Design vedic_mult8_reg, start of the top module:
module vedic_mult8_reg (
  input  wire        clk,
  input  wire [7:0]  a,
  input  wire [7:0]  b,
  output reg  [15:0] p
);
For scale: roughly 32 flip-flops, ~33 I/O pins, roughly 0.0032 mm² of cells after synthesis.
==> flow/config.mk <==
export PLATFORM = sky130hd
export DESIGN_NAME = vedic_mult8_reg
export DESIGN_NICKNAME = vedic_mult8_reg
export VERILOG_FILES = /design/flow/design.v
export SDC_FILE = /design/flow/constraint.sdc
export NUM_CORES = 4
export LEC_CHECK = 0
export CAP_MARGIN = 15
export CORE_MARGIN = 4
export CORE_UTILIZATION = 17
export CTS_CLUSTER_DIAMETER = 278
export GPL_ROUTABILITY_DRIVEN = 1
export GPL_TIMING_DRIVEN = 0
export HOLD_SLACK_MARGIN = 0.04
export MAX_ROUTING_LAYER = met4
export SLEW_MARGIN = 20
==> flow/constraint.sdc <==
create_clock -name core_clock -period 3.42 [get_ports {clk}]
set_input_delay 0.6840 -clock core_clock [delete_from_list [all_inputs] [get_ports {clk}]]
set_output_delay 0.6840 -clock core_clock [all_outputs]
set_load 0.01 [all_outputs]
run.sh (not shown) runs the stock make flow with config.mk's settings and CLKGATE_MAP_FILE=.
The starting point ran to the end with violations: setup timing.
==> next run, changes <==
- CAP_MARGIN: 15 -> 20
- CORE_MARGIN: 4 -> 2
- CORE_UTILIZATION: 17 -> 40
- CTS_CLUSTER_DIAMETER: 278 -> default
- GPL_ROUTABILITY_DRIVEN: 1 -> default
- GPL_TIMING_DRIVEN: 0 -> default
- HOLD_SLACK_MARGIN: 0.04 -> default
- MAX_ROUTING_LAYER: met4 -> default
- clock period: 3.42 -> 4.95 ns (I/O delays scaled with it)
After rerunning: This time the run ran to the end with no violations. Clock power came out lower by well over a third. Wire length came out lower by a few percent. Register-to-register slack gains 1.4 ns. Power came out lower by well over a third.
==> next run, changes <==
- CORE_UTILIZATION: 40 -> 68
- SETUP_SLACK_MARGIN: default -> -0.32
- clock period: 4.95 -> 4.7 ns (I/O delays scaled with it)
Now the flow finished with setup timing left.
Utilization increases by 35 points.
Die area decreases by 40%.
Critical path depth stays the same.
Global-route usage rose by 14 points.
Non-clock buffer count climbs by 2.
Wire length rises by 36%.
Synthesized cell count does not change.

========
The RTL this note starts from:
==> flow/design.v <==
module vedic_mult8_reg (
  input  wire        clk,
  input  wire [7:0]  a,
  input  wire [7:0]  b,
  output reg  [15:0] p
);
  reg  [7:0]  a_q, b_q;
  wire [15:0] prod;
  bit_8_vedic u_mult (.in1(a_q), .in2(b_q), .out(prod));
  always @(posedge clk) begin
    a_q <= a;
    b_q <= b;
    p   <= prod;
  end
endmodule

`timescale 1ns / 1ps
module bit_2_vedic(in1,in2,out);
input [1:0] in1,in2;
output [3:0] out;
wire pp1,pp2,pp3,pp4;
assign pp1=in1[0]&in2[0];
assign pp2=in1[1]&in2[0];
assign pp3=in1[0]&in2[1];
assign pp4=in1[1]&in2[1];
assign out=pp1+{pp2,1'b0}+{pp3,1'b0}+{pp4,2'b00};
endmodule
`timescale 1ns / 1ps
module bit_4_vedic(in1,in2,out);
input [3:0] in1,in2;
output [7:0] out;
wire [3:0] pp1,pp2,pp3,pp4;
bit_2_vedic b1(in1[1:0],in2[1:0],pp1);
bit_2_vedic b2(in1[1:0],in2[3:2],pp2);
bit_2_vedic b3(in1[3:2],in2[1:0],pp3);
bit_2_vedic b4(in1[3:2],in2[3:2],pp4);
assign out=pp1+{pp2,2'b00}+{pp3,2'b00}+{pp4,4'b0000};
endmodule
`timescale 1ns / 1ps
module bit_8_vedic(in1,in2,out);
input [7:0] in1,in2;
output [15:0] out;
wire [7:0] pp1,pp2,pp3,pp4;
bit_4_vedic a1(in1[3:0],in2[3:0],pp1);
bit_4_vedic a2(in1[3:0],in2[7:4],pp2);
bit_4_vedic a3(in1[7:4],in2[3:0],pp3);
bit_4_vedic a4(in1[7:4],in2[7:4],pp4);
assign out=pp1+{pp2,4'b0000}+{pp3,4'b0000}+{pp4,8'b00000000};
endmodule
clock: 5.1 ns
lec_check: 0
abc_area: 1
cap_margin: 20
cell_pad_in_sites_global_placement: 0
core_aspect_ratio: 0.5
core_margin: 2
core_utilization: 40
cts_cluster_diameter: 310
cts_cluster_size: 87
hold_slack_margin: 0.3
place_density_lb_addon: 0.01
setup_slack_margin: -0.5
slew_margin: 20
tns_end_percent: 5
The first run finished with timing, DRC and antenna clean.
Edit:
- ABC_AREA: 1 -> 0
- CELL_PAD_IN_SITES_GLOBAL_PLACEMENT: 0 -> unset
- CORE_ASPECT_RATIO: 0.5 -> unset
- CORE_MARGIN: 2 -> 9
- CTS_CLUSTER_DIAMETER: 310 -> 347
- CTS_CLUSTER_SIZE: 87 -> unset
- GPL_ROUTABILITY_DRIVEN: unset -> 0
- GPL_TIMING_DRIVEN: unset -> 1
- HOLD_SLACK_MARGIN: 0.3 -> -0.03
- MIN_ROUTING_LAYER: unset -> met2
- PLACE_DENSITY_LB_ADDON: 0.01 -> unset
- SETUP_SLACK_MARGIN: -0.5 -> unset
- TNS_END_PERCENT: 5 -> unset
Global-route usage rises by 1.9 points.
Cell area rises by 4.6%.
Sequential power hardly moves.
Hold slack gets better by 0.035 ns.
Core utilization rises by 4.7 points.
Wire length rises by 6.5%.
Non-clock buffer count rises by 13.
Via count rises by 27%.
Edit:
- ABC_AREA: 0 -> 1
- CORE_MARGIN: 9 -> 10
- CTS_CLUSTER_DIAMETER: 347 -> 311
- PLACE_DENSITY_LB_ADDON: unset -> 0.22
- SLEW_MARGIN: 20 -> 30
- TNS_END_PERCENT: unset -> 80
Result: The new run completed without violations; via count climbs by roughly a tenth; routed wire length goes up by a few percent; worst hold slack loses 0.020 ns; flip-flop count stays the same; cell count rose by about a fifth; design area goes down slightly; non-clock buffer count goes down by 9; count of clock-buffer cells in the layout went down by 1; die size is higher by a little under a tenth.
Edit:
- CELL_PAD_IN_SITES_GLOBAL_PLACEMENT: unset -> 3
- CORE_ASPECT_RATIO: unset -> 1.39
- CORE_MARGIN: 10 -> 7
- CTS_CLUSTER_DIAMETER: 311 -> 310
- CTS_CLUSTER_SIZE: unset -> 87
- GPL_ROUTABILITY_DRIVEN: 0 -> unset
- GPL_TIMING_DRIVEN: 1 -> unset
- HOLD_SLACK_MARGIN: -0.03 -> 0.3
- MIN_ROUTING_LAYER: met2 -> unset
- PLACE_DENSITY_LB_ADDON: 0.22 -> 0.01
- SETUP_SLACK_MARGIN: unset -> -0.26
- SLEW_MARGIN: 30 -> 20
- TNS_END_PERCENT: 80 -> 5
Result: Hold slack gets worse by 0.021 ns; die area fell by roughly a tenth; utilization drops by 0.25 points; area after synthesis is unchanged; setup slack degrades by 0.17 ns; cell area fell slightly; sequential share of layout area decreases by 0.19 points.
Edit:
- ABC_AREA: 1 -> unset
- CELL_PAD_IN_SITES_GLOBAL_PLACEMENT: 3 -> unset
- CORE_ASPECT_RATIO: 1.39 -> unset
- CORE_MARGIN: 7 -> 2
- CORE_UTILIZATION: 40 -> 62
- CTS_CLUSTER_DIAMETER: 310 -> unset
- CTS_CLUSTER_SIZE: 87 -> unset
- HOLD_SLACK_MARGIN: 0.3 -> unset
- PLACE_DENSITY_LB_ADDON: 0.01 -> unset
- SETUP_SLACK_MARGIN: -0.26 -> unset
- TNS_END_PERCENT: 5 -> unset
- clock period: 5.1 -> 4.58 ns (I/O delays scaled with it)
This time the run ran to the end with violations: negative setup slack. Non-clock buffer count increases by 17. Final area increases by 6.0%. Utilization increases by 37 points. Wire length increases by 11%. Fmax increases by 2.4%.
Edit:
- ABC_AREA: unset -> 0
- CAP_MARGIN: 20 -> 35
- CORE_UTILIZATION: 62 -> 66
- SETUP_SLACK_MARGIN: unset -> 1.17
- clock period: 4.58 -> 4.4 ns (I/O delays scaled with it)
=> Now the flow aborted during 5_1_grt (GRT-0232); die area is lower by 5.7%; area after synthesis is unchanged; synthesized cell count stays the same.
Power figures rest on the tool's default switching activity, not on a simulated workload.
